## v19
Design Top_FFT, start of the top module:
module Top_FFT #(
    parameter   INTEGER_SIZE = 4,
                FRACT_SIZE = 14,
                NFFT = 64
) (
    input       wire                                             clk, rst,
    input       wire                                             start_FFT,
    input       wire    signed  [INTEGER_SIZE+FRACT_SIZE-1:0]    serial_in_r, serial_in_i,
    output      wire    signed  [INTEGER_SIZE+FRACT_SIZE-1:0]    serial_out_r, serial_out_i,
    output      wire                                             end_FFT, data_valid_FFT
);
localparam DATA_WIDTH = INTEGER_SIZE+FRACT_SIZE ;
wire    [$clog2(NFFT)-1:0]        start_stages;
wire    [DATA_WIDTH-1:0]        stage2_in_r, stage2_in_i;
wire    [DATA_WIDTH-1:0]        stage3_in_r, stage3_in_i;
wire    [DATA_WIDTH-1:0]        stage4_in_r, stage4_in_i;
wire    [DATA_WIDTH-1:0]        stage5_in_r, stage5_in_i;
wire    [DATA_WIDTH-1:0]        stage6_in_r, stage6_in_i;
  ...
Size: about 18000 cells after synthesis, roughly 3400 flip-flops, about 210000 um^2 of cells after synthesis.
clock: 8.4 ns
lec_check: 0
cap_margin: 10
core_margin: 2
core_utilization: 50
cts_cluster_diameter: 72
cts_cluster_size: 15
gpl_routability_driven: 1
gpl_timing_driven: 0
place_density_lb_addon: 0.05
setup_slack_margin: -0.31
slew_margin: 20
tns_end_percent: 75
run.sh (not shown) runs the stock make flow with config.mk's settings and CLKGATE_MAP_FILE=.
Complete run, failing final checks: v19, reason setup timing.
diff inputs: v19 => v32
# v19
export LEC_CHECK = 0
export CAP_MARGIN = 10
export CORE_MARGIN = 2
export CORE_UTILIZATION = 50
export CTS_CLUSTER_DIAMETER = 72
export CTS_CLUSTER_SIZE = 15
export GPL_ROUTABILITY_DRIVEN = 1
export GPL_TIMING_DRIVEN = 0
export PLACE_DENSITY_LB_ADDON = 0.05
export SETUP_SLACK_MARGIN = -0.31
export SLEW_MARGIN = 20
export TNS_END_PERCENT = 75
create_clock -name core_clock -period 8.4 [get_ports {clk}]
# v32
export LEC_CHECK = 0
export CAP_MARGIN = 20
export CORE_MARGIN = 2
export CORE_UTILIZATION = 70
export PLACE_DENSITY = 0.6
export SLEW_MARGIN = 20
create_clock -name core_clock -period 8.97 [get_ports {clk}]
### Flow results
v32 did not stop at any stage, and its layout met the timing, design-rule and antenna checks.
Worst hold margin was higher in v19 than in v32.
Summary — detail-routed net length per standard cell, v32 relative to v19: higher, by 6.0%.
The number of diodes of v32 falls short of that of v19 by 30.
Re count of buffers not belonging to the clock network in the layout: v19 was higher than v32.
v32 — cell count of the worst reg-to-reg path 9 lower, v19 as reference
| clock period minus final worst setup slack | v32 vs v19 | better |
Lower combinational power was reported by v19, not v32.
v32: logic share of the area 0.16 points below v19
### v32 -> v40
# v32
export LEC_CHECK = 0
export CAP_MARGIN = 20
export CORE_MARGIN = 2
export CORE_UTILIZATION = 70
export PLACE_DENSITY = 0.6
export SLEW_MARGIN = 20
create_clock -name core_clock -period 8.97 [get_ports {clk}]
# v40
export LEC_CHECK = 0
export CAP_MARGIN = 20
export CORE_MARGIN = 2
export CORE_UTILIZATION = 72
export PLACE_DENSITY = 0.6
export SLEW_MARGIN = 20
export TNS_END_PERCENT = 5
create_clock -name core_clock -period 8.03 [get_ports {clk}]
Findings:
v32 was carried through to the last stage, and its layout satisfied the timing, design-rule and antenna checks. For v40, the flow was terminated by a tool error in 5_1_grt and produced no final design. Changes observed in v40 relative to v32: die outline width went down about 1.4%; TritonCTS buffer count has decreased; number of resized instances in the post-cts repair step higher; total half-perimeter wirelength after legalization and detailed placement now sits higher.
Input changes introduced in v13 (baseline for comparison: v40):
# v40
export LEC_CHECK = 0
export CAP_MARGIN = 20
export CORE_MARGIN = 2
export CORE_UTILIZATION = 72
export PLACE_DENSITY = 0.6
export SLEW_MARGIN = 20
export TNS_END_PERCENT = 5
create_clock -name core_clock -period 8.03 [get_ports {clk}]
# v13
export LEC_CHECK = 0
export CAP_MARGIN = 20
export CORE_MARGIN = 2
export CORE_UTILIZATION = 72
export CTS_CLUSTER_DIAMETER = 227
export PLACE_DENSITY = 0.6
export SLEW_MARGIN = 20
create_clock -name core_clock -period 7.48 [get_ports {clk}]
--- outcome ---
Of the runs v40 and v13, none of them finished clean. v40 has a lower placed wire-length estimate than v13. Taking v40 as the reference, in v13 routability congestion estimate from global placement went up; number of cells in the design after placement went up; area after synthesis did not really move; worst-case setup slack after placement saw a decrease. v13 against v40; area of placed instances is up slightly.

* * *

Top_FFT again, from the RTL that the note above started with.
Design Top_FFT, start of the top module:
module Top_FFT #(
    parameter   INTEGER_SIZE = 4,
                FRACT_SIZE = 14,
                NFFT = 64
) (
    input       wire                                             clk, rst,
    input       wire                                             start_FFT,
    input       wire    signed  [INTEGER_SIZE+FRACT_SIZE-1:0]    serial_in_r, serial_in_i,
    output      wire    signed  [INTEGER_SIZE+FRACT_SIZE-1:0]    serial_out_r, serial_out_i,
    output      wire                                             end_FFT, data_valid_FFT
);
Settings: LEC_CHECK=0, ABC_AREA=1, CAP_MARGIN=20, CELL_PAD_IN_SITES_DETAIL_PLACEMENT=1, CELL_PAD_IN_SITES_GLOBAL_PLACEMENT=2, CORE_MARGIN=2, CORE_UTILIZATION=40, GPL_ROUTABILITY_DRIVEN=0, SLEW_MARGIN=20; clock period 12.0 ns.
The starting point finished clean.
Then changed:
- ABC_AREA: 1 -> default
- CELL_PAD_IN_SITES_DETAIL_PLACEMENT: 1 -> default
- CELL_PAD_IN_SITES_GLOBAL_PLACEMENT: 2 -> default
- GPL_ROUTABILITY_DRIVEN: 0 -> default
- PLACE_DENSITY: default -> 0.6
- clock period: 12.0 -> 10.7 ns (I/O delays scaled with it)
=>
- The changed run completed with no timing, DRC or antenna violations
- worst hold slack improved by 9.2 ps
- utilization stays flat
- global-route usage decreases by 6.6 points
- synthesized cell count drops by about 16%
- setup slack degrades by 1200 ps
- routed wire length falls by 31%
- via count shrinks by 16%
- critical path depth increases by 6
- area after synthesis shrinks by about 4%
Then changed:
- clock period: 10.7 -> 12.0 ns (I/O delays scaled with it)
What happened: Power drops by 11%. Final area stays flat. Worst setup slack gets better by 380 ps. Count of clock-buffer cells in the layout decreases by 3. Die area stays the same. Global-route usage rose by 0.44 points. Wire length went up by 2.5%. Synthesized area is unchanged.
Then changed:
- ABC_AREA: default -> 1
- CORE_UTILIZATION: 40 -> 65
- CTS_CLUSTER_DIAMETER: default -> 165
- GPL_TIMING_DRIVEN: default -> 0
- HOLD_SLACK_MARGIN: default -> 0.02
- SETUP_SLACK_MARGIN: default -> 1.15
What happened:
- Now the flow finished but fails on max-capacitance violations, max-slew violations
- flip-flop count is unchanged
- worst hold slack is better by 29 ps
- first-iteration DRC count grows by 150%
- cell count climbs by 5.8%
- wire length grows by 36%
- final area came out higher by 2.6%
- setup slack degrades by 230 ps
Then changed:
- ABC_AREA: 1 -> default
- CTS_CLUSTER_DIAMETER: 165 -> default
- GPL_TIMING_DRIVEN: 0 -> default
- HOLD_SLACK_MARGIN: 0.02 -> default
- SETUP_SLACK_MARGIN: 1.15 -> default
- TNS_END_PERCENT: default -> 5
- clock period: 12.0 -> 5.64 ns (I/O delays scaled with it)
This time the run ran to the end with violations: negative setup slack.
Utilization goes up by 5.0 points.
Wire length goes down by about a fifth.
Combinational power goes up by well over a third.
Clock-buffer cell count goes up by 4.
Fmax goes up by a quarter to a third.
Die size goes down by a few percent.
Worst setup slack got worse by 3900 ps.
First-iteration DRC count goes down by well over a third.
Clock power goes up by well over a third.

* * *

Top_FFT again, from the RTL that the note above started with.
Settings: LEC_CHECK=0, ABC_AREA=1, CAP_MARGIN=0, CORE_ASPECT_RATIO=0.5, CORE_MARGIN=2, CORE_UTILIZATION=72, CTS_CLUSTER_DIAMETER=397, CTS_CLUSTER_SIZE=99, PLACE_DENSITY=0.6, SLEW_MARGIN=20, TNS_END_PERCENT=5; clock period 4.34 ns.
The starting point never finished: it broke off in 3_5_place_dp with DPL-0033.
Rerun with:
- CAP_MARGIN: 0 -> 20
- CORE_ASPECT_RATIO: 0.5 -> not set
- CORE_UTILIZATION: 72 -> 64
- CTS_CLUSTER_DIAMETER: 397 -> not set
- SETUP_SLACK_MARGIN: not set -> 0.51
- TNS_END_PERCENT: 5 -> not set
- clock period: 4.34 -> 3.99 ns (I/O delays scaled with it)
This time the run failed in 5_1_grt (ODB-0269).
Die area rose by roughly a tenth.
Synthesized cell count stays the same.
Synthesized area stays the same.
Rerun with:
- ABC_AREA: 1 -> not set
- CORE_UTILIZATION: 64 -> 61
- CTS_CLUSTER_SIZE: 99 -> not set
- SETUP_SLACK_MARGIN: 0.51 -> not set
- clock period: 3.99 -> 6.92 ns (I/O delays scaled with it)
Outcome: The changed run produced a layout that fails on negative setup slack; die size rises by 0.95%; synthesized cell count falls by 16%; area after synthesis came out lower by 3.8%.

* * *

## run 1
Starting RTL as in the previous note.
clock: 5.96 ns
lec_check: 0
abc_area: 1
cap_margin: 20
core_margin: 2
core_utilization: 72
cts_cluster_diameter: 396
cts_cluster_size: 100
place_density: 0.6
setup_slack_margin: -0.56
slew_margin: 20
Stage in which a tool error killed run 1: global routing.
Modified inputs, run 2 compared to run 1
- removing SETUP_SLACK_MARGIN (formerly -0.56)
- removing ABC_AREA (formerly 1)
- changing CORE_UTILIZATION from 72 to 28
- removing CTS_CLUSTER_DIAMETER (formerly 396)
- removing CTS_CLUSTER_SIZE (formerly 100)
- changing the clock period (ns, I/O delays scaled along) from 5.96 to 19.1
==> results <==
- In summary, run 2 completed successfully, with a layout that passed the timing, design-rule and antenna checks.
- Relative to run 1, the number of cells in the design after placement of run 2 is higher by 886.
- From run 1 to run 2 the numbers moved as follows: post-CTS repair timing setup buffer count fell 30; chip area in the Yosys report down 8100 um2; die size rose 150%.
- Number of H-tree branching levels sits higher in run 2 than in run 1.
- Run 2 gives less share of synthesized cell area in and, or, nand and nor gates than run 1 did.
Here is what was changed in the inputs of run 3 compared with run 2.
- CORE_UTILIZATION: 28 -> 70
- CTS_CLUSTER_SIZE: unset -> 37
- the clock period (ns, I/O delays scaled along): 19.1 -> 8.76
Results
Although it ran to completion, run 3 produced a layout that fails the final checks because of antenna violations.
Proportion of final cell area spent on non-clock buffers, run 2 and run 3, higher one = run 3.
Re power of the combinational group: run 2 was lower than run 3.
[run 3] final worst clock skew rose 0.052 ns relative to run 2
Input changes introduced in run 4 (baseline for comparison: run 3):
- a deleted CTS_CLUSTER_SIZE that had been 37
- a change of CORE_UTILIZATION from 70 to 40
- a change of the clock period (ns, I/O delays scaled along) from 8.76 to 13.3
[summary]
Run 4 finished every step from synthesis to the final layout, and the layout passed the timing, design-rule and antenna checks.
Per the comparison of run 4 with run 3, biggest fanout along the worst timing path rose by 11; core utilization fell 33 points; global-route met3 utilization fell by 4.7 points; number of logic gates barely changed.
Setup slack at placement on run 4 is ahead of run 3.
The inputs of run 5 differ from those of run 4 as listed below.
- CORE_UTILIZATION: 40 -> 64
- the clock period (ns, I/O delays scaled along): 13.3 -> 12.6
### Flow results
Compared to run 4, run 5 has met1 wire length about 3% higher. Any difference in logic gate share of total power between run 4 and run 5 is small enough to ignore. The minimum period implied by the final worst setup slack of run 5 was superior to that of run 4. On static leakage, run 5 and run 4 are basically level. Where global-route wire length before repair is concerned, run 4 is better than run 5. Looking at number of tap cells inserted, run 5 sits 2452 lower than run 4 does. Run 5: full flow OK, the timing, design-rule and antenna checks passed. Higher area growth from synthesis to layout goes to run 4 over run 5. Taking run 4 as the reference point, the CTS buffer count of run 5 falls by 3.5%. Per the comparison of run 5 with run 4, number of enable flip-flop cells stayed essentially flat, cell area saw a decrease, worst setup slack fell 0.10 ns.
Setup changes, run 5 to run 6
- CORE_UTILIZATION changed from 64 to 71
- CTS_CLUSTER_SIZE newly set to 32
- the clock period (ns, I/O delays scaled along) changed from 12.6 to 6.52
## What came out
- Run 6 failed in detailed placement with DPL-0033.
- As far as simple-gate share of the synthesized area goes, run 5 and run 6 are indistinguishable; the numbers are identical.
- Number of standard-cell rows in the floorplan for run 6 is lower than for run 5.
- As of run 6, vertical die dimension had fallen by a few percent compared to run 5.
- Run 6 -> run 5: average footprint of a synthesized cell delta 0, exact match
- Diff run 5..run 6 | mux contribution to synthesized area | negligible
Power and IR drop assume default switching activity.
